## flow/run.sh

```bash
#!/bin/bash
# the make line also repeats each setting of config.mk as NAME=value (left out here)
make -C /OpenROAD-flow-scripts/flow DESIGN_CONFIG=/design/flow/config.mk WORK_HOME=/design/flow/orfs CLKGATE_MAP_FILE= finish
```

## flow/config.mk

```make
export PLATFORM = sky130hd
export DESIGN_NAME = ATCONV
export DESIGN_NICKNAME = ATCONV
export VERILOG_FILES = /design/flow/design.v
export SDC_FILE = /design/flow/constraint.sdc
export NUM_CORES = 4
export LEC_CHECK = 0
export ABC_AREA = 1
export CAP_MARGIN = 5
export CORE_MARGIN = 2
export CORE_UTILIZATION = 72
export CTS_CLUSTER_DIAMETER = 355
export CTS_CLUSTER_SIZE = 60
export HOLD_SLACK_MARGIN = -0.1
export PLACE_DENSITY_LB_ADDON = 0.2
export SLEW_MARGIN = 20
```

## flow/constraint.sdc

```tcl
create_clock -name core_clock -period 7.08 [get_ports {clk}]
set_input_delay 1.4160 -clock core_clock [delete_from_list [all_inputs] [get_ports {clk}]]
set_output_delay 1.4160 -clock core_clock [all_outputs]
set_load 0.01 [all_outputs]
```

## flow/design.v

```verilog
`timescale 1ns/10ps
module  ATCONV(
	input		clk,
	input		reset,
	output 	    busy,	
	input		ready,	
	output reg	[11:0]	iaddr,
	input signed [12:0]	idata,
	output	reg 	cwr,
	output  reg	[11:0]	caddr_wr,
	output reg 	[12:0] 	cdata_wr,
	output	reg 	crd,
	output reg	[11:0] 	caddr_rd,
	input 	[12:0] 	cdata_rd,
	output reg 	csel
	);
	reg [2:0] cur_state, next_state;
	localparam IDLE = 3'd0;
	localparam READ_IMAGE = 3'd1;
	localparam WRITE_MEM0 = 3'd2;
	localparam READ_MEM0 = 3'd3;
	localparam WRITE_MEM1 = 3'd4;
	localparam FINISH = 3'd5;
	reg [5:0] col, row;
	reg [4:0] tempX_L0, tempY_L0;
	reg [3:0] cnt;
	wire [3:0] is_pad;
	assign is_pad[0] = (col < 6'd2);
	assign is_pad[1] = (col > 6'd61);
	assign is_pad[2] = (row < 6'd2);
	assign is_pad[3] = (row > 6'd61);
	assign busy = !(cur_state == FINISH || cur_state == IDLE);
    reg signed [12:0] kernal;
	reg signed [29:0] conv_sum;
	reg [12:0] max;
	always @(posedge clk or posedge reset) begin
		if(reset) cur_state <= IDLE; 
		else cur_state <= next_state;
	end
	always @(*) begin
		case(cur_state)
			IDLE: begin
				if(ready == 1'b1) next_state = READ_IMAGE;
				else next_state = IDLE;
			end
			READ_IMAGE: begin
				if(cnt == 4'd11) next_state = WRITE_MEM0;
				else next_state = READ_IMAGE;
			end
			WRITE_MEM0: begin
				if(row == 6'd63 && col == 6'd63) next_state = READ_MEM0;
				else next_state = READ_IMAGE;
			end
			READ_MEM0: begin
				if(cnt == 4'd5) next_state = WRITE_MEM1;
				else next_state = READ_MEM0;
			end
			WRITE_MEM1: begin
				if(row == 6'd62 && col == 6'd62) next_state = FINISH;
				else next_state = READ_MEM0;
			end
			FINISH: begin
				next_state = IDLE;
			end
			default: begin
				next_state = IDLE;
			end
		endcase
	end
	always @(posedge clk or posedge reset) begin
		if(reset) begin
			col <= 6'd0;
			row <= 6'd0;
			cnt <= 4'd0;
			tempX_L0 <= 5'd0;
			tempY_L0 <= 5'd0;
			csel <= 1'b0;
			cwr <= 1'b0;
			crd <= 1'b0;
			max <= 13'd0;
			iaddr <= 12'd0;
			caddr_rd <= 12'd0;
			caddr_wr <= 12'd0;
			cdata_wr <= 13'd0;
		end
		else begin
			case(cur_state)
				READ_IMAGE: begin
					case(cnt)
						4'd0: begin   
							case({is_pad[2], is_pad[0]})
								2'b00: iaddr <= {row-6'd2, col-6'd2};
								2'b01: iaddr <= {row-6'd2, 6'd0};
								2'b10: iaddr <= {6'd0, col-6'd2};
								2'b11: iaddr <= {6'd0, 6'd0};
						    endcase
							conv_sum <= 30'd0;
						end
						4'd1: begin   
							if(is_pad[2] == 1'b1) iaddr <= {6'd0, col};
							else iaddr <= {row-6'd2, col};
							conv_sum <= $signed(idata) * kernal;
						end
						4'd2: begin   
							case({is_pad[2], is_pad[1]})
								2'b00: iaddr <= {row-6'd2, col+6'd2};
								2'b01: iaddr <= {row-6'd2, 6'd63};
								2'b10: iaddr <= {6'd0, col+6'd2};
								2'b11: iaddr <= {6'd0, 6'd63};
							endcase
							conv_sum <= conv_sum + $signed(idata) * kernal;
						end
						4'd3: begin   
							if(is_pad[0] == 1'b1) iaddr <= {row, 6'd0};
							else iaddr <= {row, col-6'd2};
							conv_sum <= conv_sum + $signed(idata) * kernal;
						end
						4'd4: begin   
							iaddr <= {row, col};
							conv_sum <= conv_sum + $signed(idata) * kernal;
						end
						4'd5: begin   
							if(is_pad[1] == 1'b1) iaddr <= {row, 6'd63};
							else iaddr <= {row, col+6'd2};
							conv_sum <= conv_sum + $signed(idata) * kernal;
						end
						4'd6: begin   
							case({is_pad[3], is_pad[0]})
								2'b00: iaddr <= {row+6'd2, col-6'd2};
								2'b01: iaddr <= {row+6'd2, 6'd0};
								2'b10: iaddr <= {6'd63, col-6'd2};
								2'b11: iaddr <= {6'd63, 6'd0};
							endcase
							conv_sum <= conv_sum + $signed(idata) * kernal;
						end
						4'd7: begin   
							if(is_pad[3] == 1'b1) iaddr <= {6'd63, col};
							else iaddr <= {row+6'd2, col};
							conv_sum <= conv_sum + $signed(idata) * kernal;
						end
						4'd8: begin   
							case({is_pad[3], is_pad[1]})
								2'b00: iaddr <= {row+6'd2, col+6'd2};
								2'b01: iaddr <= {row+6'd2, 6'd63};
								2'b10: iaddr <= {6'd63, col+6'd2};
								2'b11: iaddr <= {6'd63, 6'd63};
							endcase
							conv_sum <= conv_sum + $signed(idata) * kernal;
						end
						4'd9: begin
							conv_sum <= conv_sum + $signed(idata) * kernal;
						end
						4'd10: begin
							conv_sum <= conv_sum + $signed(13'h1FF4);
						end
						4'd11: begin
							caddr_wr <= {row, col};
							cdata_wr <= (conv_sum[16] || conv_sum[16:4] <= 13'd11)? 13'd0 : conv_sum[16:4]-13'd11;
						end
					endcase
					if(cnt == 11) begin
						cnt <= 4'd0;
						cwr <= 1'b1;
						csel <= 1'b0;
					end
					else 
						cnt <= cnt + 4'd1;
				end
				WRITE_MEM0: begin
					cwr <= 1'b0;
					if(col == 6'd63) begin
						col <= 6'd0;
						row <= row + 6'd1;
					end
					else 
						col <= col + 6'd1;
					if(row == 6'd63 && col == 6'd63) begin
						row <= 6'd0;
						col <= 6'd0;
						cwr <= 1'b0;
						crd <= 1'b1;
						csel <= 1'b0;
					end
				end
				READ_MEM0: begin
					case(cnt)
						4'd0: begin
							caddr_rd <= {row, col};
							max <= 13'd0;
						end
						4'd1: begin
							caddr_rd <= {row, col+6'd1};
							max <= cdata_rd;
						end
						4'd2: begin
							caddr_rd <= {row+6'd1, col};
							max <= (max > cdata_rd)? max : cdata_rd; 
						end
						4'd3: begin
							caddr_rd <= {row+6'd1, col+6'd1};
							max <= (max > cdata_rd)? max : cdata_rd; 
						end
						4'd4: begin
							max <= (max > cdata_rd)? max : cdata_rd;
						end
						4'd5: begin 
							caddr_wr <= {tempY_L0, tempX_L0};
							if(max != 13'd0) begin
								if(max[3:0] != 13'd0) cdata_wr <= (max[12:4] + 1) << 4;
								else cdata_wr <= max[12:4] << 4;
							end
							else 
								cdata_wr <= 13'd0;
						end
					endcase
					if(cnt == 4'd5) begin
						cnt <= 4'd0;
						cwr <= 1'b1;
						crd <= 1'b0;
						csel <= 1'b1;
					end
					else 
						cnt <= cnt + 4'd1;
				end
				WRITE_MEM1: begin
					if(tempX_L0 == 5'd31) begin
						tempY_L0 <= tempY_L0 + 5'd1;
						tempX_L0 <= 5'd0;
					end
					else 
						tempX_L0 <= tempX_L0 + 5'd1;
					if(col == 6'd62) begin
						col <= 6'd0;
						row <= row + 6'd2;
					end
					else
						col <= col + 6'd2;
					if(row == 6'd62 && col == 6'd62) begin
						cwr <= 1'b0;
						crd <= 1'b0;
						csel <= 1'b0;
					end
					else begin
						cwr <= 1'b0;
						crd <= 1'b1;
						csel <= 1'b0;
					end
				end
				FINISH: begin
					row <= 6'd0;
					col <= 6'd0;
					tempX_L0 <= 5'd0;
					tempY_L0 <= 5'd0;
				end
			endcase
		end
	end
	always @(*) begin
		case(cnt)
			4'd1: kernal = 13'h1FFF;
			4'd2: kernal = 13'h1FFE;
			4'd3: kernal = 13'h1FFF;
			4'd4: kernal = 13'h1FFC;
			4'd5: kernal = 13'h0010;
			4'd6: kernal = 13'h1FFC;
			4'd7: kernal = 13'h1FFF;
			4'd8: kernal = 13'h1FFE;
			4'd9: kernal = 13'h1FFF;
			default: kernal = 13'h0;
		endcase
	end
endmodule
```

==> Slide: Implementation Results, run 1 <==
Implementation Results

Synthesis
  • Sequential area share after synthesis: ~25%
  • FFs w/ async S/R, synth: 85.1%
  • Synth Cell Area: ~12000 um^2
  • Ys Warns: 1
  • Syn Area/Cell: 7.49 um^2
  • Top cells by count: inv_1, nand2_1, nor2_1
  • Simple share: between 20% and 30%
  • Yosys xor share: between 3 and 4%
  • Post-synthesis cell type count: between 50 and 60
  • Area share, top type: a little over 20%
  • Syn_nets: 1772
  • Top-count cell post-synth: inv_1
  • Main synth FF type: dfrtp_1
  • Fa+ha+maj area frac: 24.8%
  • Cell count in the Yosys report: 1552
  • Largest family of logic cells by area: adder cells
  • Mux frac, synth: 0%
  • Post-Synthesis Cells: roughly 1600
  • YS chip area: ~12000 um^2
  • Number of enable flip-flop cells: 17
  • Synth Area in Compound Gates: about 14%
  • Seq cells post-synth: ~110
  • Area leader, netlist: dfrtp_1
  • Top cells by area, synth: dfrtp_1, ha_1, fa_1, inv_1, nand2_1

Run status
  • Status: aborted with a tool error
  • Err: [ERROR GRT-0232] Routing congestion too high. Check the congestion heatmap in the GUI.
  • Failed at: 5_1_grt

Placed design
  • PortBufs: 81
  • Post-DP HPWL: 27.2 mm
  • Gpl congestion: 0.953
  • Pre-CTS WS: -1.12 ns

Die
  • Floorplan utilization: 73.5%
  • CORE AREA: 15800 um^2
  • Ports: between 80 and 90
  • Die Wd: 131 um
  • Std cell rows: about 46
  • Total die area: 17200 um^2
  • Die height: about 130 um

Global route
  • Tot GR Track Use: 88.7%
  • GRT overflow: 473

Clocking
  • Clock tree buffer depth: 2
  • Num CTS Buffers: 17
  • CTS Sinks: approximately 110
  • CTS root buffer: clkbuf_16
  • Cts hold-fix bufs: 0
  • H-tree depth: 4
==> repair_timing <==
item / in CTS
cloned: 0
resized: 100
buffers inserted: 27
pin swaps: 71
setup endpoints to repair: 6
==> stage by stage <==
| step | utilization, % | cell area [um^2] | cells |
|---|---|---|---|
| 4_1_cts | 93.2 | 14700 | 1995 |
| 3_5_place_dp | 86.4 | 13700 | 1936 |
| 3_3_place_gp | 86.4 | 13700 | 1936 |
| 2_1_floorplan | - | 11800 | 1552 |
==> layer usage <==
metal  overflow  global-route usage [%]
met1          4                    83.2
met2        288                     106
met3          2                    72.1
met4        179                     104
met5          0                    30.0
==> inputs of run 2 (changes only) <==
ABC_AREA = default   (was 1)
CAP_MARGIN = 0   (was 5)
CORE_ASPECT_RATIO = 1.18   (was default)
CTS_CLUSTER_DIAMETER = 376   (was 355)
CTS_CLUSTER_SIZE = 100   (was 60)
HOLD_SLACK_MARGIN = default   (was -0.1)
PLACE_DENSITY = 0.43   (was default)
PLACE_DENSITY_LB_ADDON = default   (was 0.2)
clock period = 7.28 ns   (was 7.08 ns; I/O delays follow)
==> Slide: Implementation Results, run 2 <==
Implementation Results

Synthesis
  • Area share, top type: 20.6%
  • FFs w/ async S/R, synth: between 80 and 90%
  • Top cells by count: inv_1, nand2_1, ha_1
  • YS chip area: between 10000 and 15000 um^2
  • Fa+ha+maj area frac: between 20% and 30%
  • Post-Synthesis Cells: 1326
  • Syn Area/Cell: between 8 and 9 um^2
  • Sequential area share after synthesis: 25.2%
  • Synth Cell Area: 11600 um^2
  • Top-count cell post-synth: inv_1
  • Top cells by area, synth: dfrtp_1, ha_1, fa_1, inv_1, edfxtp_1
  • Simple share: 15.0%
  • Cell count in the Yosys report: about 1300
  • Seq cells post-synth: about 110
  • Largest family of logic cells by area: adder cells
  • Number of enable flip-flop cells: 17
  • Ys Warns: 1
  • Main synth FF type: dfrtp_1
  • Post-synthesis cell type count: 75
  • Syn_nets: approximately 1500
  • Area leader, netlist: dfrtp_1
  • Mux frac, synth: under 10%
  • Synth Area in Compound Gates: 17.9%
  • Yosys xor share: 6.31%

Min path
  • Hold Crit Endpoint: cdata_wr[0]
  • Hold_sp: cdata_wr[0]
  • Worst Hold Depth: 2
  • Min-Delay Path Class: flop to flop

Global route
  • Vias in the first global route: 11400
  • Largest net degree at the start of global routing: roughly 70
  • First-pass GRT wire length: 56.7 mm
  • GRT overflow: 0
  • Tot GR Track Use: 42.2%
  • Antenna violations before repair: 0

Run status
  • Blocking Checks: negative setup slack
  • Status: failed layout checks

Critical path
  • FF-to-FF path depth: 29
  • CP Launch Point: cnt[0]
  • Setup Crit Path Kind: flop to flop
  • Crit path launch type: flop
  • WP data required: 7.43 ns
  • Cell mode on critical path: buf_4
  • Setup crit end: conv_sum[16]
  • Levels on crit path: 29
  • Setup crit end kind: flop
  • Reg2reg setup slack: -0.67 ns
  • Worst Path Arrival: 8.11 ns
  • Reg2Reg Capture Point: conv_sum[16]
  • Kind of cell adding the most delay to the critical path: adder cells
  • Critical Path Max Stage Delay: 0.77 ns
  • Bufs and invs on worst path: 8
  • Reg2reg start: cnt[0]
  • Crit path max fanout: 5
  • Worst path slowest cell: fa_1

Placed design
  • Post-DP HPWL: around 24 mm
  • Gpl congestion: around 1
  • Pre-CTS WS: -0.729 ns
  • PortBufs: roughly 81

Die
  • Floorplan utilization: 73.5%
  • Ports: 82
  • Die height: 142 um
  • Std cell rows: 50
  • Total die area: roughly 17000 um^2
  • CORE AREA: 15800 um^2
  • Die Wd: 121 um

Clocking
  • Insertion Delay late pin: 0.44 ns
  • Clk slew on worst S/H paths: 0.06 ns
  • Cts hold-fix bufs: 0
  • Num CTS Buffers: 17
  • TritonCTS clock tree: yes
  • CTS root buffer: clkbuf_16
  • CTS Sinks: 114
  • Clock tree buffer depth: 2
  • H-tree depth: 4

Routing
  • Routed WL: 40.7 mm
  • Residual DRC: 0
  • Initial DRC Count: ~1600
  • Via count: 11900
  • Ant. Diodes: 0
  • Final ANT Viol Nets: 0
  • Wire length per cell: 23.6 um
  • Drt first pass iters: 14
  • Vias/cell: a little under 7

Flow run
  • Max_cap viols: 0
  • Tool warning count: between 40 and 50

Layout
  • Layout area overhead: 25.2%
  • Layout Nets: between 1500 and 2000

Timing
  • Final setup fails: 6
  • RSZ-0062 raised after global routing: yes
  • Final clock skew: 0.0158 ns
  • Final setup margin: -0.674 ns
  • Fin. Hold Viols: 0
  • Worst slew margin: 29.2%
  • Achievable Freq: 126 MHz
  • Minimum clock period after layout: slightly below 8 ns
  • Max-slew violation count: 0
  • Hold WS: 0.475 ns
  • Cycle use final: 109%
  • Worst Max-Slew Pin Slew: 1.06 ns
## run 2: layer usage
layer | vias to the layer above | track usage [%] | part of all wire, %
met4 | 0 | 25.3 | 9.4
met5 | - | 0 | 0
met3 | 372 | 9.25 | 11
li1 | 4930 | - | -
met1 | 5509 | 47.3 | 33
met2 | 1063 | 73.3 | 47
## run 2: repair_timing
item / CTS / global route
gates resized: 23 / 88
endpoints found under the setup margin: 5 / 5
pin swaps: 5 / 48
buffers inserted: 0 / 28
## run 2: metrics by stage
stage	util, %	instance area (um^2)	setup TNS [ns]	instances
6_report	92.1	14600	-2.51	1725
5_1_grt	92.1	14600	-3.26	1725
4_1_cts	89.0	14100	0	1697
3_5_place_dp	84.6	13400	-3.12	1665
3_3_place_gp	84.6	13400	-2.50	1665
2_1_floorplan	-	11700	0	1326
## run 2: area by class of cell
| cell class | instances | area (um^2) |
|---|---|---|
| Clock inverter | 14 | 188 |
| Tap cell | 208 | 260 |
| Fill cell | 620 | 1250 |
| Multi-Input combinational cell | 1003 | 8320 |
| Sequential cell | 114 | 2940 |
| Clock buffer | 18 | 450 |
| Timing Repair Buffer | 224 | 1870 |
| Inverter | 144 | 548 |
==> inputs of run 3 (changes only) <==
CAP_MARGIN = 20   (was 0)
CELL_PAD_IN_SITES_GLOBAL_PLACEMENT = 0   (was default)
CORE_ASPECT_RATIO = default   (was 1.18)
CTS_CLUSTER_DIAMETER = 75   (was 376)
CTS_CLUSTER_SIZE = default   (was 100)
PLACE_DENSITY = default   (was 0.43)
PLACE_DENSITY_LB_ADDON = 0.26   (was default)
SLEW_MARGIN = 15   (was 20)
clock period = 7.17 ns   (was 7.28 ns; I/O delays follow)
==> Slide: Implementation Results, run 3 <==
Implementation Results

Die
  • Total die area: 17200 um^2
  • Std cell rows: 46
  • Die height: 131 um
  • Floorplan utilization: 73.5%
  • Ports: between 80 and 90
  • CORE AREA: 15800 um^2
  • Die Wd: 131 um

Placed design
  • Pre-CTS WS: -0.858 ns
  • Gpl congestion: 0.933
  • Post-DP HPWL: between 20 and 30 mm
  • PortBufs: approximately 80

Timing
  • Final setup fails: 5
  • Final setup margin: -1.13 ns
  • Max-slew violation count: 0
  • Cycle use final: 116%
  • Achievable Freq: 121 MHz
  • Worst slew margin: between 10% and 20%
  • Final clock skew: 0.0176 ns
  • RSZ-0062 raised after global routing: yes
  • Worst Max-Slew Pin Slew: 1.21 ns
  • Fin Setup TNS: -2.21 ns
  • Fin. Hold Viols: 0
  • Minimum clock period after layout: 8.30 ns

Run status
  • Status: failed layout checks
  • Blocking Checks: negative setup slack

Synthesis
  • Number of enable flip-flop cells: 17
  • Top cells by area, synth: dfrtp_1, ha_1, fa_1, inv_1, edfxtp_1
  • Mux frac, synth: 3.70%
  • Synth Area in Compound Gates: 17.9%
  • Syn_nets: 1546
  • Cell count in the Yosys report: 1326
  • Main synth FF type: dfrtp_1
  • Ys Warns: 1
  • Fa+ha+maj area frac: 25.0%
  • YS chip area: 11600 um^2
  • Post-Synthesis Cells: 1326
  • Top-count cell post-synth: inv_1
  • Top cells by count: inv_1, nand2_1, ha_1
  • Seq cells post-synth: 114
  • Synth Cell Area: 11600 um^2
  • Largest family of logic cells by area: adder cells
  • Area leader, netlist: dfrtp_1
  • Yosys xor share: around 6.3%
  • Area share, top type: 20.6%
  • Post-synthesis cell type count: about 75
  • Syn Area/Cell: 8.78 um^2
  • FFs w/ async S/R, synth: 85.1%
  • Sequential area share after synthesis: 25.2%
  • Simple share: 15.0%

Critical path
  • Worst Path Arrival: 8.53 ns
  • Levels on crit path: 25
  • Crit path launch type: input port
  • Bufs and invs on worst path: 8
  • Reg2Reg Capture Point: conv_sum[15]
  • Kind of cell adding the most delay to the critical path: adder cells
  • WP data required: ~7.4 ns
  • CP Launch Point: idata[10]
  • Reg2reg start: cnt[1]
  • Cell mode on critical path: buf_4
  • Worst path slowest cell: fa_1
  • Reg2reg setup slack: -1.12 ns
  • FF-to-FF path depth: 29
  • Crit path max fanout: 4
  • Setup Crit Path Kind: input port to flop
  • Critical Path Max Stage Delay: 0.78 ns
  • Setup crit end: conv_sum[15]
  • Setup crit end kind: flop

Clocking
  • Cts hold-fix bufs: 0
  • Insertion Delay late pin: 0.43 ns
  • H-tree depth: 4
  • TritonCTS clock tree: yes
  • Clock tree buffer depth: 2
  • CTS root buffer: clkbuf_16
  • Clk slew on worst S/H paths: 0.06 ns
  • Num CTS Buffers: 17
  • CTS Sinks: 114

Min path
  • Hold Crit Endpoint: caddr_rd[2]
  • Hold_sp: caddr_rd[2]
  • Worst Hold Depth: 1
  • Min-Delay Path Class: flop to flop

Routing
  • Via count: 12500
  • Initial DRC Count: around 1800
  • Wire length per cell: 27.0 um
  • Vias/cell: 7.19
  • Residual DRC: 0
  • Final ANT Viol Nets: 0
  • Routed WL: 46.8 mm
  • Drt first pass iters: 14

Layout
  • Comb. cell area: 8330 um^2
  • Fill count: 611
  • Layout area overhead: 25.2%
  • Flop area: around 2900 um^2
  • Layout Nets: roughly 1700

Flow run
  • Tool warning count: 45
  • Max_cap viols: 0

Global route
  • Vias in the first global route: about 12000
  • First-pass GRT wire length: 62.7 mm
  • GRT overflow: 0
  • Tot GR Track Use: 46.1%
  • Largest net degree at the start of global routing: 73
  • Antenna violations before repair: 2
-- run 3: area by class of cell --
class                      count  area share, %
tap                          216           1.85
multi-input combinational   1003           57.2
clock inverter                14           1.00
inverter                     144           3.76
antenna                        1         0.0172
timing repair buffer         225           13.1
clock buffer                  18           2.94
sequential                   114           20.2
-- run 3: stage by stage --
stage | instance area (um^2) | utilization, % | hold slack [ns] | cells
6_report | 14600 | 92.1 | 0.479 | 1735
2_1_floorplan | 11700 | - | 0.467 | 1326
3_3_place_gp | 13400 | 84.6 | 0.463 | 1671
5_1_grt | 14600 | 92.1 | 0.515 | 1734
4_1_cts | 14300 | 90.0 | 0.483 | 1718
3_5_place_dp | 13400 | 84.6 | 0.465 | 1671
-- run 3: metal layers --
layer,track usage (%),up-vias,wire [um]
li1,-,4944,-
met3,12.0,554,6940
met2,77.1,1277,20100
met5,0,-,52
met1,51.9,5703,14400
met4,31.0,2,5300
-- run 3: what timing repair did --
| item | in CTS | in global routing |
|---|---|---|
| hold endpoints to repair | 0 | 0 |
| resized | 72 | 63 |
| buffers inserted | 15 | 15 |
| endpoints found under the setup margin | 5 | 6 |
| pin swaps | 31 | 30 |
==> inputs of run 4 (changes only) <==
PLACE_DENSITY = 0.37   (was default)
PLACE_DENSITY_LB_ADDON = default   (was 0.26)
clock period = 7.1 ns   (was 7.17 ns; I/O delays follow)
==> Slide: Implementation Results, run 4 <==
Implementation Results

Synthesis
  • Yosys xor share: 6.31%
  • Simple share: 15.0%
  • Top cells by count: inv_1, nand2_1, ha_1
  • Main synth FF type: dfrtp_1
  • Area leader, netlist: dfrtp_1
  • Seq cells post-synth: 114
  • Post-Synthesis Cells: 1326
  • Synth Cell Area: between 10000 and 15000 um^2
  • Sequential area share after synthesis: 25.2%
  • Largest family of logic cells by area: adder cells
  • Post-synthesis cell type count: about 75
  • Synth Area in Compound Gates: 17.9%
  • Mux frac, synth: 3.70%
  • Syn Area/Cell: slightly below 9 um^2
  • Top cells by area, synth: dfrtp_1, ha_1, fa_1, inv_1, edfxtp_1
  • Top-count cell post-synth: inv_1
  • FFs w/ async S/R, synth: 85.1%
  • Fa+ha+maj area frac: 25.0%
  • Area share, top type: around a fifth
  • Cell count in the Yosys report: 1326
  • Ys Warns: 1
  • Syn_nets: 1546
  • YS chip area: 11600 um^2
  • Number of enable flip-flop cells: 17

Clocking
  • Clock tree buffer depth: 2
  • Cts hold-fix bufs: 0
  • CTS root buffer: clkbuf_16
  • Clk slew on worst S/H paths: 0.06 ns
  • H-tree depth: 4
  • CTS Sinks: 114
  • TritonCTS clock tree: yes
  • Num CTS Buffers: 17
  • Insertion Delay late pin: 0.43 ns

Global route
  • Tot GR Track Use: slightly above 40%
  • GRT overflow: 0
  • Antenna violations before repair: 1
  • First-pass GRT wire length: 57.1 mm
  • Largest net degree at the start of global routing: 58
  • Vias in the first global route: 11100

Timing
  • Final setup margin: -1.01 ns
  • Max-slew violation count: 0
  • Minimum clock period after layout: 8.11 ns
  • Cycle use final: 114%
  • Final setup fails: 6
  • Worst slew margin: 22.0%
  • Achievable Freq: approximately 120 MHz
  • Final clock skew: between 0.01 and 0.015 ns
  • Worst Max-Slew Pin Slew: 1.17 ns
  • Fin. Hold Viols: 0

Routing
  • Vias/cell: 7.43
  • Routed WL: 49.0 mm
  • Final ANT Viol Nets: 0
  • Drt first pass iters: 17
  • Initial DRC Count: approximately 2300
  • Residual DRC: 0
  • Wire length per cell: roughly 28 um
  • Via count: 12800

Critical path
  • Setup Crit Path Kind: flop to flop
  • Levels on crit path: 29
  • WP data required: about 7.3 ns
  • Reg2reg start: cnt[0]
  • Critical Path Max Stage Delay: between 0.7 and 0.8 ns
  • CP Launch Point: cnt[0]
  • Crit path max fanout: 12
  • Reg2Reg Capture Point: conv_sum[16]
  • Kind of cell adding the most delay to the critical path: adder cells
  • Reg2reg setup slack: -1.01 ns
  • FF-to-FF path depth: 29
  • Worst path slowest cell: fa_1
  • Worst Path Arrival: 8.26 ns
  • Setup crit end: conv_sum[16]
  • Crit path launch type: flop
  • Cell mode on critical path: fa_1
  • Bufs and invs on worst path: 9
  • Setup crit end kind: flop

Layout
  • Layout Nets: 1715
  • Fill count: 505
  • Final core occ: 93.5%
  • Design area: 14800 um^2
  • Layout area overhead: 27.1%

Placed design
  • PortBufs: 81
  • Post-DP HPWL: 24.2 mm
  • Gpl congestion: 0.957
  • Placement Cell Area: 13400 um^2

Min path
  • Hold_sp: caddr_rd[1]
  • Hold Crit Endpoint: caddr_rd[1]
  • Worst Hold Depth: 2
  • Min-Delay Path Class: flop to flop

Run status
  • Status: failed layout checks
  • Blocking Checks: negative setup slack

Flow run
  • Tool warning count: 45
  • Max_cap viols: 0

Die
  • Std cell rows: about 46
  • CORE AREA: between 15000 and 20000 um^2
  • Total die area: 17200 um^2
  • Die height: between 100 and 150 um
  • Ports: between 80 and 90
  • Die Wd: 131 um
  • Floorplan utilization: 73.5%
[run 4: layout make-up]
class	instances	area, um^2	area share (%)
antenna	1	2.50	0.0169
clock buffer	17	425	2.87
clock inverter	15	174	1.17
inverter	144	548	3.70
multi-input combinational	1003	8590	58.0
sequential	114	2940	19.9
tap	216	270	1.83
timing repair buffer	215	1850	12.5
[run 4: what timing repair did]
| item | in CTS | in global routing |
|---|---|---|
| cloned | 0 | 1 |
| endpoints found under the setup margin | 5 | 6 |
| gates resized | 60 | 107 |
| buffers inserted | 8 | 20 |
| pin swaps | 21 | 67 |
[run 4: metrics by stage]
| step | setup WS (ns) | setup TNS [ns] | hold slack [ns] | instances |
|---|---|---|---|---|
| after floorplan | -0.0109 | -0.0109 | 0.467 | 1326 |
| after global placement | -0.584 | -2.96 | 0.459 | 1663 |
| after detailed placement | -0.746 | -3.94 | 0.468 | 1663 |
| after CTS | 0.00310 | 0 | 0.484 | 1703 |
| after global routing | -0.937 | -3.17 | 0.503 | 1724 |
| final | -1.01 | -3.44 | 0.484 | 1725 |
[run 4: layer usage]
layer / part of all wire (%) / vias to the layer above / global-route usage (%)
met5: 0.33 / - / 0
met4: 12 / 6 / 18.7
met3: 16 / 626 / 11.1
met2: 41 / 1490 / 66.0
met1: 30 / 5778 / 53.6
li1: - / 4918 / -
==> inputs of run 5 (changes only) <==
CELL_PAD_IN_SITES_DETAIL_PLACEMENT = 2   (was default)
CELL_PAD_IN_SITES_GLOBAL_PLACEMENT = 1   (was 0)
CORE_ASPECT_RATIO = 1.46   (was default)
CORE_MARGIN = 5   (was 2)
CORE_UTILIZATION = 32   (was 72)
CTS_CLUSTER_DIAMETER = 379   (was 75)
GPL_TIMING_DRIVEN = 0   (was default)
HOLD_SLACK_MARGIN = 0.08   (was default)
MAX_ROUTING_LAYER = met5   (was default)
PLACE_DENSITY = 0.7   (was 0.37)
SETUP_SLACK_MARGIN = 1.12   (was default)
SLEW_MARGIN = 40   (was 15)
clock period = 7.42 ns   (was 7.1 ns; I/O delays follow)
==> Slide: Implementation Results, run 5 <==
Implementation Results

Run status
  • Status: failed layout checks
  • Blocking Checks: negative setup slack

Synthesis
  • Area share, top type: 20.6%
  • Top cells by area, synth: dfrtp_1, ha_1, fa_1, inv_1, edfxtp_1
  • Simple share: 15.0%
  • Number of enable flip-flop cells: 17
  • Top-count cell post-synth: inv_1
  • Yosys xor share: around 6.3%
  • Synth Area in Compound Gates: 17.9%
  • Post-Synthesis Cells: 1326
  • Top cells by count: inv_1, nand2_1, ha_1
  • Fa+ha+maj area frac: 25.0%
  • Post-synthesis cell type count: 75
  • Ys Warns: 1
  • Largest family of logic cells by area: adder cells
  • Seq cells post-synth: 114
  • FFs w/ async S/R, synth: 85.1%
  • Sequential area share after synthesis: 25.2%
  • Mux frac, synth: 3.70%
  • YS chip area: between 10000 and 15000 um^2
  • Synth Cell Area: 11600 um^2
  • Syn_nets: 1546
  • Main synth FF type: dfrtp_1
  • Syn Area/Cell: 8.78 um^2
  • Area leader, netlist: dfrtp_1
  • Cell count in the Yosys report: about 1300

Timing
  • Max-slew violation count: 0
  • Final clock skew: 0.0165 ns
  • Worst slew margin: between 30% and 40%
  • Final setup fails: 3
  • Cycle use final: 101%
  • RSZ-0062 raised after global routing: yes
  • Worst Max-Slew Pin Slew: 0.895 ns
  • Minimum clock period after layout: 7.53 ns
  • Final setup margin: -0.111 ns
  • Achievable Freq: 133 MHz
  • Fin. Hold Viols: 0

Flow run
  • Tool warning count: 45
  • Max_cap viols: 0

Clocking
  • CTS Sinks: approximately 110
  • Clock tree buffer depth: 2
  • H-tree depth: 4
  • Insertion Delay late pin: 0.44 ns
  • TritonCTS clock tree: yes
  • Num CTS Buffers: 17
  • CTS root buffer: clkbuf_16
  • Clk slew on worst S/H paths: 0.07 ns

Layout
  • Layout Nets: 1711
  • Layout area overhead: 32.6%
  • Comb. cell area: 8960 um^2
  • Flop area: approximately 3000 um^2
  • Design area: 15400 um^2
  • Fill count: just under 4000

Routing
  • Vias/cell: between 5 and 6
  • Ant. Diodes: 0
  • Residual DRC: 0
  • Routed WL: 55.1 mm
  • Final ANT Viol Nets: 0
  • Initial DRC Count: 562
  • Drt first pass iters: 5
  • Wire length per cell: 27.9 um
  • Via count: 11300

Critical path
  • Reg2reg setup slack: -0.11 ns
  • Worst path slowest cell: fa_1
  • Crit path max fanout: 9
  • Levels on crit path: 28
  • Reg2reg start: cnt[1]
  • Cell mode on critical path: fa_1
  • FF-to-FF path depth: 28
  • Reg2Reg Capture Point: conv_sum[15]
  • WP data required: approximately 7.6 ns
  • Critical Path Max Stage Delay: 0.56 ns
  • Kind of cell adding the most delay to the critical path: adder cells
  • Crit path launch type: flop
  • Setup Crit Path Kind: flop to flop
  • Bufs and invs on worst path: 8
  • Setup crit end: conv_sum[15]
  • CP Launch Point: cnt[1]
  • Worst Path Arrival: 7.69 ns
  • Setup crit end kind: flop

Min path
  • Hold_sp: iaddr[9]
  • Worst Hold Depth: 2
  • Hold Crit Endpoint: iaddr[9]
  • Min-Delay Path Class: flop to flop

Global route
  • Largest net degree at the start of global routing: 59
  • Antenna violations before repair: 0
  • Tot GR Track Use: 25.0%
  • Vias in the first global route: about 13000
  • GRT overflow: 0
  • First-pass GRT wire length: 77.6 mm

Die
  • Ports: 82
  • Die height: roughly 240 um
  • CORE AREA: between 30000 and 40000 um^2
  • Std cell rows: between 80 and 90
  • Die Wd: between 150 and 200 um
  • Total die area: 40400 um^2
  • Floorplan utilization: 32.3%

Placed design
  • Placement Cell Area: 13300 um^2
  • Post-DP HPWL: 34.7 mm
  • PortBufs: around 76
  • Gpl congestion: approximately 0.84
-- run 5: timing repair --
item | CTS | global route
pin swaps | 62 | 46
gates resized | 160 | 71
buffers inserted | 50 | 17
endpoints found under the setup margin | 11 | 10
hold buffers | 0 | 0
-- run 5: per-stage QoR --
stage | hold slack, ns | std cells | utilization (%) | setup TNS (ns) | setup slack, ns
finish | 0.483 | 1977 | 42.8 | -0.173 | -0.111
global route | 0.518 | 1977 | 42.8 | -0.508 | -0.259
CTS | 0.495 | 1960 | 41.5 | 0 | 0.259
detailed placement | 0.479 | 1878 | 36.8 | -5.67 | -1.07
global placement | 0.465 | 1875 | 36.6 | -3.26 | -0.838
floorplan | 0.467 | 1326 | - | 0 | 0.319
-- run 5: area by class of cell --
class / instances / share of cell area, %
Sequential cell: 114 / 19.1
Buffer: 65 / 2.81
Multi-Input combinational cell: 1003 / 58.0
Clock buffer: 19 / 2.94
Clock inverter: 13 / 1.01
Timing Repair Buffer: 146 / 8.69
Tap cell: 473 / 3.83
Inverter: 144 / 3.63
-- run 5: layer usage --
layer  vias up  routed length [um]  part of all wire [%]  track usage [%]
li1       4905                   -                     -                -
met1      5785               18000                    33             23.1
met4         0                4630                   8.4             17.5
met2       409               30800                    56             49.3
met5         -                   0                     0                0
met3       249                1680                   3.0             3.54
==> inputs of run 6 (changes only) <==
CELL_PAD_IN_SITES_DETAIL_PLACEMENT = 1   (was 2)
CELL_PAD_IN_SITES_GLOBAL_PLACEMENT = 2   (was 1)
CORE_MARGIN = 3   (was 5)
MIN_ROUTING_LAYER = met2   (was default)
SLEW_MARGIN = 25   (was 40)
==> Slide: Implementation Results, run 6 <==
Implementation Results

Layout
  • Comb. cell area: 8680 um^2
  • Flop area: 2940 um^2
  • Final core occ: 42.5%
  • Layout area overhead: 29.7%
  • Layout Nets: 1707
  • Fill count: 4096

Timing
  • Worst slew margin: a little under 30%
  • RSZ-0062 raised after global routing: yes
  • Minimum clock period after layout: 7.08 ns
  • Cycle use final: 95.4%
  • Final setup fails: 0
  • Achievable Freq: 141 MHz
  • Worst Max-Slew Pin Slew: 1.05 ns
  • Hold WS: about 0.48 ns
  • Max-slew violation count: 0
  • Fin Setup TNS: 0 ns
  • Final clock skew: between 0.007 and 0.008 ns
  • Fin. Hold Viols: 0

Synthesis
  • YS chip area: approximately 12000 um^2
  • Area share, top type: 20.6%
  • Mux frac, synth: about 3.7%
  • Yosys xor share: 6.31%
  • Post-Synthesis Cells: 1326
  • Syn Area/Cell: roughly 9 um^2
  • Top cells by count: inv_1, nand2_1, ha_1
  • Fa+ha+maj area frac: around 25%
  • Area leader, netlist: dfrtp_1
  • Seq cells post-synth: 114
  • Synth Cell Area: approximately 12000 um^2
  • Top cells by area, synth: dfrtp_1, ha_1, fa_1, inv_1, edfxtp_1
  • Ys Warns: 1
  • Largest family of logic cells by area: adder cells
  • Top-count cell post-synth: inv_1
  • Syn_nets: roughly 1500
  • Main synth FF type: dfrtp_1
  • Synth Area in Compound Gates: roughly 18%
  • Cell count in the Yosys report: roughly 1300
  • Simple share: about 15%
  • Number of enable flip-flop cells: 17
  • FFs w/ async S/R, synth: 85.1%
  • Post-synthesis cell type count: 75
  • Sequential area share after synthesis: between 20% and 30%

Routing
  • Final ANT Viol Nets: 0
  • Wire length per cell: 20.4 um
  • Residual DRC: 0
  • Drt first pass iters: 10
  • Initial DRC Count: between 2000 and 2500
  • Vias/cell: 7.27
  • Via count: 14300
  • Routed WL: 40.2 mm

Critical path
  • Setup Crit Path Kind: input port to flop
  • Cell mode on critical path: ha_4
  • Setup crit end kind: flop
  • CP Launch Point: idata[3]
  • Kind of cell adding the most delay to the critical path: adder cells
  • Crit path launch type: input port
  • Bufs and invs on worst path: 3
  • Reg2reg start: cnt[0]
  • Setup crit end: conv_sum[15]
  • WP data required: 7.58 ns
  • Worst Path Arrival: just over 7 ns
  • FF-to-FF path depth: 31
  • Crit path max fanout: 7
  • Reg2Reg Capture Point: conv_sum[15]
  • Worst path slowest cell: fa_2
  • Reg2reg setup slack: 0.36 ns
  • Levels on crit path: 27
  • Critical Path Max Stage Delay: 0.57 ns

Clocking
  • CTS root buffer: clkbuf_16
  • Cts hold-fix bufs: 0
  • CTS Sinks: 114
  • Num CTS Buffers: 17
  • Clk slew on worst S/H paths: roughly 0.06 ns
  • TritonCTS clock tree: yes
  • Clock tree buffer depth: 2
  • H-tree depth: 4
  • Insertion Delay late pin: around 0.45 ns

Die
  • Total die area: 38700 um^2
  • Floorplan utilization: 32.8%
  • CORE AREA: 35500 um^2
  • Die height: between 200 and 250 um
  • Ports: about 80
  • Std cell rows: approximately 83
  • Die Wd: between 150 and 200 um

Global route
  • First-pass GRT wire length: 64.1 mm
  • Largest net degree at the start of global routing: 66
  • Busiest grt layer: met2
  • GRT overflow: 0
  • Met2 usage: 42.6%
  • Vias in the first global route: 16600
  • Tot GR Track Use: 31.7%
  • Antenna violations before repair: 0
  • GRT met3 Usage: 38.4%
  • M1 GR Usage: 0%

Min path
  • Hold_sp: iaddr[10]
  • Worst Hold Depth: 2
  • Min-Delay Path Class: flop to flop
  • Hold Crit Endpoint: iaddr[10]

Flow run
  • Max_cap viols: 0
  • Tool warning count: 45

Placed design
  • Post-DP HPWL: 29.7 mm
  • Gpl congestion: 0.837
  • PortBufs: between 70 and 80

Run status
  • Status: timing/DRC/antenna clean
## run 6: repair_timing
action,4_1_cts,5_1_grt
resized,134,44
setup endpoints to repair,11,8
buffers inserted,45,20
gates cloned,0,0
pin swaps,58,40
## run 6: metrics by stage
step | setup WS [ns] | instance area (um^2) | std cells
detailed placement | -1.06 | 13200 | 1870
global placement | -1.05 | 13200 | 1869
floorplan | 0.319 | 11900 | 1326
global route | 0.0364 | 15100 | 1967
CTS | 0.371 | 14700 | 1947
finish | 0.341 | 15100 | 1968
## run 6: cell type report
| class | instances | area share [%] |
|---|---|---|
| clock buffers | 20 | 3.17 |
| plain buffers | 65 | 2.88 |
| flip-flops and latches | 114 | 19.5 |
| multi-input cells | 1003 | 57.5 |
| well taps | 467 | 3.87 |
| diodes | 1 | 0.0166 |
| repair buffers | 142 | 8.75 |
| clock inverters | 12 | 0.679 |
| inverters | 144 | 3.69 |
## run 6: layer usage
layer | vias to the layer above | share of wire (%)
met3 | 268 | 35
met1 | 5128 | 0
met4 | 2 | 6.3
li1 | 4867 | -
met5 | - | 0.070
met2 | 4035 | 59
==> inputs of run 7 (changes only) <==
CAP_MARGIN = 15   (was 20)
CELL_PAD_IN_SITES_DETAIL_PLACEMENT = default   (was 1)
CELL_PAD_IN_SITES_GLOBAL_PLACEMENT = default   (was 2)
CORE_ASPECT_RATIO = 0.5   (was 1.46)
CORE_MARGIN = 10   (was 3)
CORE_UTILIZATION = 38   (was 32)
CTS_CLUSTER_DIAMETER = 386   (was 379)
CTS_CLUSTER_SIZE = 99   (was default)
GPL_TIMING_DRIVEN = default   (was 0)
HOLD_SLACK_MARGIN = default   (was 0.08)
MAX_ROUTING_LAYER = default   (was met5)
MIN_ROUTING_LAYER = default   (was met2)
PLACE_DENSITY = 0.79   (was 0.7)
SETUP_SLACK_MARGIN = -0.47   (was 1.12)
SLEW_MARGIN = 40   (was 25)
TNS_END_PERCENT = 15   (was default)
clock period = 10.0 ns   (was 7.42 ns; I/O delays follow)
==> Slide: Implementation Results, run 7 <==
Implementation Results

Critical path
  • Reg2reg start: cnt[3]
  • Worst path slowest cell: clkdlybuf4s50_1
  • Worst Path Arrival: between 8 and 9 ns
  • Critical Path Max Stage Delay: 0.64 ns
  • Setup crit end kind: flop
  • Reg2reg setup slack: just over 2 ns
  • FF-to-FF path depth: 28
  • WP data required: 10.13 ns
  • Levels on crit path: 26
  • Reg2Reg Capture Point: conv_sum[15]
  • Crit path max fanout: 13
  • Setup Crit Path Kind: input port to flop
  • Crit path launch type: input port
  • CP Launch Point: idata[6]
  • Bufs and invs on worst path: 5
  • Kind of cell adding the most delay to the critical path: adder cells
  • Setup crit end: conv_sum[15]

Min path
  • Hold_sp: caddr_rd[0]
  • Worst Hold Depth: 2
  • Min-Delay Path Class: flop to flop
  • Hold Crit Endpoint: caddr_rd[0]

Synthesis
  • Fa+ha+maj area frac: ~25%
  • YS chip area: 11600 um^2
  • Largest family of logic cells by area: adder cells
  • Area share, top type: 20.6%
  • Ys Warns: 1
  • Number of enable flip-flop cells: 17
  • Post-Synthesis Cells: 1326
  • Sequential area share after synthesis: between 20% and 30%
  • Synth Area in Compound Gates: 17.9%
  • Post-synthesis cell type count: ~75
  • Top cells by area, synth: dfrtp_1, ha_1, fa_1, inv_1, edfxtp_1
  • Area leader, netlist: dfrtp_1
  • Top-count cell post-synth: inv_1
  • Simple share: 15.0%
  • FFs w/ async S/R, synth: between 80% and 90%
  • Seq cells post-synth: around 110
  • Yosys xor share: 6.31%
  • Syn_nets: 1546
  • Main synth FF type: dfrtp_1
  • Syn Area/Cell: 8.78 um^2
  • Cell count in the Yosys report: 1326
  • Top cells by count: inv_1, nand2_1, ha_1
  • Mux frac, synth: 3.70%
  • Synth Cell Area: roughly 12000 um^2

Timing
  • Cycle use final: about 87%
  • Worst Max-Slew Pin Slew: 0.860 ns
  • Achievable Freq: roughly 110 MHz
  • Final setup fails: 0
  • Hold WS: 0.479 ns
  • Minimum clock period after layout: ~8.7 ns
  • Worst slew margin: 42.7%
  • Fin. Hold Viols: 0
  • Max-slew violation count: 0
  • Final clock skew: 0.0120 ns
  • RSZ-0062 raised after global routing: no
  • Fin Setup TNS: 0 ns

Clocking
  • Clk slew on worst S/H paths: approximately 0.060 ns
  • Clock tree buffer depth: 2
  • Insertion Delay late pin: 0.42 ns
  • TritonCTS clock tree: yes
  • Num CTS Buffers: 17
  • CTS root buffer: clkbuf_16
  • Total setup buffers inserted after CTS: 0
  • H-tree depth: 4
  • CTS Sinks: 114
  • Cts repair resizes: 0
  • Cts hold-fix bufs: 0

Routing
  • Via count: 9612
  • Final ANT Viol Nets: 0
  • Ant. Diodes: 0
  • WL met3: between 1.5 and 2 mm
  • Routed WL: 30.3 mm
  • Highest Signal Layer: met4
  • Residual DRC: 0
  • Vias/cell: 5.40
  • Drt first pass iters: 5
  • Initial DRC Count: 712
  • Wire length per cell: between 15 and 20 um
  • Met2 wire len: 14.7 mm
  • Metal1 wirelength: 13.1 mm

Placed design
  • Gpl congestion: 0.887
  • PortBufs: 81
  • Post-DP HPWL: between 20 and 25 mm

Die
  • Ports: 82
  • Std cell rows: between 40 and 50
  • Die height: around 140 um
  • Total die area: 38500 um^2
  • CORE AREA: around 30000 um^2
  • Floorplan utilization: 38.5%
  • Die Wd: 268 um

Flow run
  • Tool warning count: 42
  • Max_cap viols: 0

Global route
  • Antenna violations before repair: 0
  • Vias in the first global route: 9837
  • GRT overflow: 0
  • Largest net degree at the start of global routing: 63
  • Tot GR Track Use: between 10% and 20%
  • First-pass GRT wire length: 51.1 mm

Layout
  • Layout area overhead: 14.8%
  • Layout Nets: 1589

Run status
  • Status: timing/DRC/antenna clean
[run 7: through the flow]
step | cell area [um^2] | utilization, % | instances | worst slack, ns
CTS | 13400 | 44.2 | 1781 | 1.36
floorplan | 11600 | - | 1326 | 1.83
finish | 13400 | 44.2 | 1781 | 1.29
detailed placement | 12800 | 42.2 | 1749 | 0.961
global placement | 12800 | 42.2 | 1749 | 1.10
global route | 13400 | 44.2 | 1781 | 0.781
[run 7: cell type report]
class / count / area (um^2)
Clock buffer: 18 / 429
Inverter: 144 / 543
Sequential cell: 114 / 2940
Multi-Input combinational cell: 1003 / 7920
Clock inverter: 14 / 155
Tap cell: 399 / 499
Timing Repair Buffer: 89 / 875
Fill cell: 2814 / 16900
[run 7: metal layers]
layer	track usage, %	vias to the layer above
li1	-	4657
met1	20.8	4605
met2	27.7	298
met3	3.14	52
met4	5.20	0
met5	0	-
==> inputs of run 8 (changes only) <==
ABC_AREA = 1   (was default)
CAP_MARGIN = 20   (was 15)
CORE_ASPECT_RATIO = 1.72   (was 0.5)
CORE_MARGIN = 2   (was 10)
CORE_UTILIZATION = 40   (was 38)
CTS_CLUSTER_DIAMETER = 191   (was 386)
CTS_CLUSTER_SIZE = default   (was 99)
PLACE_DENSITY = default   (was 0.79)
SETUP_SLACK_MARGIN = default   (was -0.47)
SLEW_MARGIN = 20   (was 40)
TNS_END_PERCENT = default   (was 15)
==> Slide: Implementation Results, run 8 <==
Implementation Results

Global route
  • Busiest grt layer: met2
  • Antenna violations before repair: 0
  • Met2 usage: 45.0%
  • First-pass GRT wire length: 54.2 mm
  • GRT met3 Usage: around 2.5%
  • M1 GR Usage: about a quarter
  • Largest net degree at the start of global routing: between 50 and 60
  • Vias in the first global route: around 11000
  • GRT overflow: 0
  • Tot GR Track Use: 22.8%

Timing
  • Achievable Freq: roughly 110 MHz
  • Minimum clock period after layout: around 8.8 ns
  • Worst Max-Slew Pin Slew: approximately 0.94 ns
  • Hold WS: 0.480 ns
  • Final setup fails: 0
  • Fin. Hold Viols: 0
  • Final clock skew: ~0.01 ns
  • Max-slew violation count: 0
  • Cycle use final: 88.5%
  • RSZ-0062 raised after global routing: no
  • Worst slew margin: 36.8%
  • Fin Setup TNS: 0 ns

Routing
  • Wire length per cell: 16.7 um
  • Residual DRC: 0
  • Routed WL: 33.6 mm
  • Drt first pass iters: 7
  • Via count: ~10000
  • Initial DRC Count: between 400 and 500
  • Ant. Diodes: 0
  • Final ANT Viol Nets: 0
  • Vias/cell: 5.19

Synthesis
  • Area leader, netlist: dfrtp_1
  • Synth Area in Compound Gates: 13.9%
  • Top cells by area, synth: dfrtp_1, ha_1, fa_1, inv_1, nand2_1
  • Syn_nets: 1772
  • Top-count cell post-synth: inv_1
  • Mux frac, synth: 0%
  • Syn Area/Cell: 7.49 um^2
  • Sequential area share after synthesis: 25.3%
  • Post-Synthesis Cells: around 1600
  • Top cells by count: inv_1, nand2_1, nor2_1
  • Simple share: 21.6%
  • Area share, top type: 20.7%
  • Number of enable flip-flop cells: 17
  • Main synth FF type: dfrtp_1
  • Ys Warns: 1
  • FFs w/ async S/R, synth: 85.1%
  • Fa+ha+maj area frac: about a quarter
  • Post-synthesis cell type count: between 50 and 60
  • YS chip area: 11600 um^2
  • Seq cells post-synth: 114
  • Synth Cell Area: 11600 um^2
  • Largest family of logic cells by area: adder cells
  • Yosys xor share: 3.54%
  • Cell count in the Yosys report: 1552

Clocking
  • Cts repair resizes: 0
  • Cts hold-fix bufs: 0
  • H-tree depth: 4
  • Clk slew on worst S/H paths: around 0.05 ns
  • Num CTS Buffers: 17
  • TritonCTS clock tree: yes
  • Clock tree buffer depth: 2
  • CTS Sinks: 114
  • CTS root buffer: clkbuf_16
  • Total setup buffers inserted after CTS: 0
  • Insertion Delay late pin: 0.43 ns

Die
  • Die height: ~230 um
  • Floorplan utilization: between 40% and 50%
  • Std cell rows: 81
  • Ports: 82
  • Die Wd: 134 um
  • Total die area: 30500 um^2
  • CORE AREA: 28500 um^2

Critical path
  • WP data required: 10.18 ns
  • Setup Crit Path Kind: input port to flop
  • Setup crit end kind: flop
  • FF-to-FF path depth: about 43
  • Crit path launch type: input port
  • Kind of cell adding the most delay to the critical path: adder cells
  • Worst path slowest cell: clkdlybuf4s50_1
  • Reg2reg start: cnt[1]
  • Levels on crit path: 39
  • CP Launch Point: idata[4]
  • Worst Path Arrival: between 9 and 10 ns
  • Reg2reg setup slack: around 2.0 ns
  • Critical Path Max Stage Delay: approximately 0.55 ns
  • Crit path max fanout: 5
  • Setup crit end: conv_sum[16]
  • Cell mode on critical path: inv_1
  • Reg2Reg Capture Point: conv_sum[16]
  • Bufs and invs on worst path: 9

Min path
  • Hold Crit Endpoint: caddr_wr[7]
  • Min-Delay Path Class: flop to flop
  • Worst Hold Depth: 2
  • Hold_sp: caddr_wr[7]

Run status
  • Status: timing/DRC/antenna clean

Layout
  • Final core occ: about 47%
  • Layout Nets: about 1800
  • Layout area overhead: 15.2%
  • Final Non-Filler Cells: 2013
  • Design area: 13400 um^2

Flow run
  • Max_cap viols: 0
  • Tool warning count: approximately 42

Placed design
  • Gpl congestion: 0.937
  • Dpl cells: a little under 2000
  • Placement Cell Area: 12800 um^2
  • PortBufs: 81
  • Post-DP HPWL: 27.6 mm
==> run 8: cell type report <==
| class | instances | area [um^2] |
|---|---|---|
| clock buffers | 22 | 474 |
| clock inverters | 10 | 106 |
| fillers | 2911 | 15100 |
| inverters | 305 | 1150 |
| multi-input cells | 1105 | 7420 |
| flip-flops and latches | 114 | 2940 |
| well taps | 373 | 467 |
| repair buffers | 84 | 833 |
==> run 8: per-layer routing <==
layer | vias to the layer above | routed length, um
met3 | 67 | 853
met4 | 0 | 1280
met5 | - | 0
met2 | 212 | 19000
li1 | 5149 | -
met1 | 5029 | 12500
==> run 8: through the flow <==
stage	setup WS [ns]
finish	1.15
global route	0.486
CTS	1.15
detailed placement	0.709
global placement	0.904
floorplan	1.95
==> inputs of run 9 (changes only) <==
ABC_AREA = default   (was 1)
CORE_ASPECT_RATIO = default   (was 1.72)
CORE_UTILIZATION = 72   (was 40)
CTS_CLUSTER_DIAMETER = 376   (was 191)
CTS_CLUSTER_SIZE = 100   (was default)
PLACE_DENSITY = 0.43   (was default)
SETUP_SLACK_MARGIN = 1.76   (was default)
TNS_END_PERCENT = 5   (was default)
clock period = 7.94 ns   (was 10.0 ns; I/O delays follow)
==> Slide: Implementation Results, run 9 <==
Implementation Results

Clocking
  • Cts hold-fix bufs: 0
  • H-tree depth: 4
  • Num CTS Buffers: 17
  • Insertion Delay late pin: 0.43 ns
  • Clk slew on worst S/H paths: roughly 0.060 ns
  • Clock tree buffer depth: 2
  • TritonCTS clock tree: yes
  • CTS Sinks: 114
  • CTS root buffer: clkbuf_16

Global route
  • Vias in the first global route: between 10000 and 15000
  • First-pass GRT wire length: roughly 55 mm
  • Largest net degree at the start of global routing: approximately 74
  • GRT overflow: 0
  • Tot GR Track Use: 39.7%
  • Antenna violations before repair: 0

Synthesis
  • Cell count in the Yosys report: between 1000 and 1500
  • Syn Area/Cell: 8.78 um^2
  • Synth Area in Compound Gates: about 18%
  • Top cells by area, synth: dfrtp_1, ha_1, fa_1, inv_1, edfxtp_1
  • Seq cells post-synth: 114
  • Area share, top type: 20.6%
  • Sequential area share after synthesis: 25.2%
  • Post-synthesis cell type count: around 75
  • Number of enable flip-flop cells: 17
  • Top-count cell post-synth: inv_1
  • Syn_nets: 1546
  • Fa+ha+maj area frac: about 25%
  • Post-Synthesis Cells: 1326
  • Main synth FF type: dfrtp_1
  • Mux frac, synth: 3.70%
  • Synth Cell Area: 11600 um^2
  • Ys Warns: 1
  • Simple share: 15.0%
  • Largest family of logic cells by area: adder cells
  • FFs w/ async S/R, synth: 85.1%
  • Area leader, netlist: dfrtp_1
  • YS chip area: about 12000 um^2
  • Top cells by count: inv_1, nand2_1, ha_1
  • Yosys xor share: 6.31%

Die
  • Std cell rows: 46
  • CORE AREA: approximately 16000 um^2
  • Floorplan utilization: ~74%
  • Total die area: 17200 um^2
  • Die height: between 100 and 150 um
  • Die Wd: 131 um
  • Ports: 82

Critical path
  • CP Launch Point: idata[8]
  • Setup Crit Path Kind: input port to flop
  • Worst path slowest cell: fa_1
  • Worst Path Arrival: 7.49 ns
  • Kind of cell adding the most delay to the critical path: adder cells
  • Reg2reg start: cnt[0]
  • Setup crit end kind: flop
  • Setup crit end: conv_sum[16]
  • Cell mode on critical path: fa_1
  • Levels on crit path: 25
  • Crit path launch type: input port
  • WP data required: just over 8 ns
  • Crit path max fanout: 9
  • Bufs and invs on worst path: 4
  • Reg2Reg Capture Point: conv_sum[16]
  • FF-to-FF path depth: 26
  • Critical Path Max Stage Delay: 0.55 ns
  • Reg2reg setup slack: roughly 0.67 ns

Routing
  • Wire length per cell: 20.7 um
  • Vias/cell: 6.66
  • Residual DRC: 0
  • Routed WL: 34.5 mm
  • Via count: roughly 11000
  • Ant. Diodes: 0
  • Drt first pass iters: 7
  • Final ANT Viol Nets: 0
  • Initial DRC Count: around 1400

Placed design
  • PortBufs: 81
  • Placement Cell Area: 12900 um^2
  • Post-DP HPWL: approximately 22 mm
  • Gpl congestion: 0.977
  • Pre-CTS WS: -0.115 ns

Timing
  • Max-slew violation count: 0
  • Fin. Hold Viols: 0
  • Minimum clock period after layout: 7.33 ns
  • Final setup fails: 0
  • Achievable Freq: 136 MHz
  • Cycle use final: 92.3%
  • Worst Max-Slew Pin Slew: 0.966 ns
  • Worst slew margin: 35.1%
  • RSZ-0062 raised after global routing: yes
  • Fin Setup TNS: 0 ns
  • Final setup margin: 0.609 ns
  • Final clock skew: 0.0115 ns

Run status
  • Status: timing/DRC/antenna clean

Min path
  • Hold Crit Endpoint: caddr_rd[11]
  • Worst Hold Depth: 2
  • Min-Delay Path Class: flop to flop
  • Hold_sp: caddr_rd[11]

Layout
  • Design area: 14100 um^2
  • Layout Nets: 1657
  • Layout area overhead: 21.0%
  • Fill count: between 700 and 800

Flow run
  • Max_cap viols: 0
  • Tool warning count: 47
-- run 9: timing repair --
action / CTS / global route
endpoints found under the setup margin: 10 / 9
setup buffers: 30 / 8
pin swaps: 43 / 27
resized: 87 / 29
-- run 9: area by class of cell --
class	count	area, um^2	share of cell area, %
Tap cell	216	270	1.92
Clock buffer	24	493	3.50
Sequential cell	114	2940	20.9
Inverter	144	546	3.87
Timing Repair Buffer	157	1370	9.75
Multi-Input combinational cell	1003	8360	59.4
Clock inverter	8	100	0.711
-- run 9: metal layers --
metal | GRT usage (%) | up-vias | routed length (um)
li1 | - | 4806 | -
met1 | 48.7 | 5275 | 12500
met2 | 67.4 | 762 | 16900
met3 | 6.75 | 251 | 2790
met4 | 20.9 | 0 | 2240
met5 | 0 | - | 0
-- run 9: through the flow --
step                hold WS, ns  util (%)  cells
finish                    0.475      89.0   1666
global route              0.499      89.0   1666
CTS                       0.481      88.1   1658
detailed placement        0.470      81.4   1596
global placement          0.464      81.4   1596
floorplan                 0.467         -   1326
==> inputs of run 10 (changes only) <==
ABC_AREA = 1   (was default)
CELL_PAD_IN_SITES_GLOBAL_PLACEMENT = 1   (was default)
CORE_MARGIN = 9   (was 2)
CORE_UTILIZATION = 32   (was 72)
CTS_CLUSTER_DIAMETER = 387   (was 376)
PLACE_DENSITY = 0.7   (was 0.43)
SETUP_SLACK_MARGIN = default   (was 1.76)
SLEW_MARGIN = 15   (was 20)
clock period = 6.36 ns   (was 7.94 ns; I/O delays follow)
==> Slide: Implementation Results, run 10 <==
Implementation Results

Run status
  • Status: failed layout checks
  • Blocking Checks: negative setup slack

Synthesis
  • Mux frac, synth: 0%
  • Synth Cell Area: 11600 um^2
  • Ys Warns: 1
  • YS chip area: 11600 um^2
  • Cell count in the Yosys report: around 1600
  • Post-Synthesis Cells: ~1600
  • Number of enable flip-flop cells: 17
  • Yosys xor share: roughly 3.5%
  • Top-count cell post-synth: inv_1
  • Area leader, netlist: dfrtp_1
  • Syn_nets: between 1500 and 2000
  • Main synth FF type: dfrtp_1
  • Post-synthesis cell type count: 53
  • Largest family of logic cells by area: adder cells
  • Synth Area in Compound Gates: between 10% and 20%
  • Top cells by count: inv_1, nand2_1, nor2_1
  • Simple share: 21.6%
  • Syn Area/Cell: 7.49 um^2
  • Area share, top type: 20.7%
  • Fa+ha+maj area frac: 24.8%
  • Sequential area share after synthesis: between 20% and 30%
  • Seq cells post-synth: 114
  • FFs w/ async S/R, synth: about 85%
  • Top cells by area, synth: dfrtp_1, ha_1, fa_1, inv_1, nand2_1

Critical path
  • FF-to-FF path depth: about 60
  • Worst path slowest cell: dfrtp_2
  • Setup crit end kind: flop
  • Reg2Reg Capture Point: conv_sum[16]
  • Worst Path Arrival: 7.24 ns
  • Crit path max fanout: 4
  • Crit path launch type: flop
  • WP data required: 6.52 ns
  • Critical Path Max Stage Delay: 0.42 ns
  • Levels on crit path: 60
  • Bufs and invs on worst path: slightly above 40
  • Kind of cell adding the most delay to the critical path: buffers and inverters
  • Reg2reg setup slack: -0.71 ns
  • Cell mode on critical path: buf_4
  • Reg2reg start: cnt[0]
  • CP Launch Point: cnt[0]
  • Setup Crit Path Kind: flop to flop
  • Setup crit end: conv_sum[16]

Flow run
  • Max_cap viols: 0
  • Tool warning count: 45

Timing
  • Fin. Hold Viols: 0
  • RSZ-0062 raised after global routing: yes
  • Worst Max-Slew Pin Slew: 1.07 ns
  • Minimum clock period after layout: roughly 7.1 ns
  • Final setup fails: 6
  • Max-slew violation count: 0
  • Final setup margin: -0.713 ns
  • Achievable Freq: 141 MHz
  • Cycle use final: 111%
  • Fin Setup TNS: -2.27 ns
  • Final clock skew: approximately 0.013 ns
  • Worst slew margin: 28.4%

Routing
  • Via count: 11100
  • WL met3: 1.03 mm
  • Met2 wire len: 18.4 mm
  • Initial DRC Count: 585
  • Vias/cell: just under 5
  • Ant. Diodes: 0
  • Final ANT Viol Nets: 0
  • Routed WL: approximately 37 mm
  • Residual DRC: 0
  • Drt first pass iters: 5
  • Highest Signal Layer: met4
  • Metal1 wirelength: 16.5 mm
  • Wire length per cell: 15.8 um

Die
  • CORE AREA: 35700 um^2
  • Std cell rows: around 69
  • Ports: 82
  • Die height: roughly 210 um
  • Floorplan utilization: ~33%
  • Total die area: 43500 um^2
  • Die Wd: about 210 um

Min path
  • Min-Delay Path Class: flop to flop
  • Hold Crit Endpoint: caddr_rd[11]
  • Worst Hold Depth: 2
  • Hold_sp: caddr_rd[11]

Global route
  • Antenna violations before repair: 0
  • First-pass GRT wire length: 59.6 mm
  • Tot GR Track Use: ~17%
  • Largest net degree at the start of global routing: 55
  • GRT overflow: 0
  • Vias in the first global route: 11700

Placed design
  • PortBufs: 81
  • Gpl congestion: 0.875
  • Dpl cells: 2222
  • Placement Cell Area: 14300 um^2
  • Post-DP HPWL: 28.5 mm

Layout
  • Layout area overhead: 35.6%
  • Fill count: 3610
  • Design area: between 15000 and 20000 um^2
  • Final core occ: between 40% and 50%
  • Layout Nets: 2059
  • Final Non-Filler Cells: 2312

Clocking
  • Clk slew on worst S/H paths: 0.06 ns
  • Insertion Delay late pin: 0.42 ns
  • CTS Sinks: 114
  • H-tree depth: 4
  • Clock tree buffer depth: 2
  • CTS root buffer: clkbuf_16
  • Num CTS Buffers: 17
  • TritonCTS clock tree: yes
==> run 10: cell type report <==
class	count	area (um^2)	share of cell area [%]
flip-flops and latches	114	2940	18.7
clock buffers	20	457	2.90
multi-input cells	1105	8030	50.9
inverters	305	1160	7.33
well taps	461	577	3.66
repair buffers	296	2470	15.7
clock inverters	11	133	0.841
==> run 10: routing by layer <==
layer | track usage (%) | up-vias
li1 | - | 5585
met1 | 20.6 | 5315
met4 | 4.55 | 0
met3 | 2.20 | 46
met5 | 0 | -
met2 | 30.2 | 198
==> run 10: repair_timing <==
action	CTS	global route
gates resized	119	30
setup endpoints to repair	10	10
pin swaps	77	15
cloned	0	0
hold buffers	0	0
hold endpoints to repair	0	0
buffers inserted	55	3
==> run 10: stage by stage <==
step	hold WS [ns]	setup WS, ns
final	0.481	-0.713
after detailed placement	0.475	-1.54
after global routing	0.503	-0.886
after floorplan	0.492	-0.573
after global placement	0.468	-1.35
after CTS	0.490	-0.444
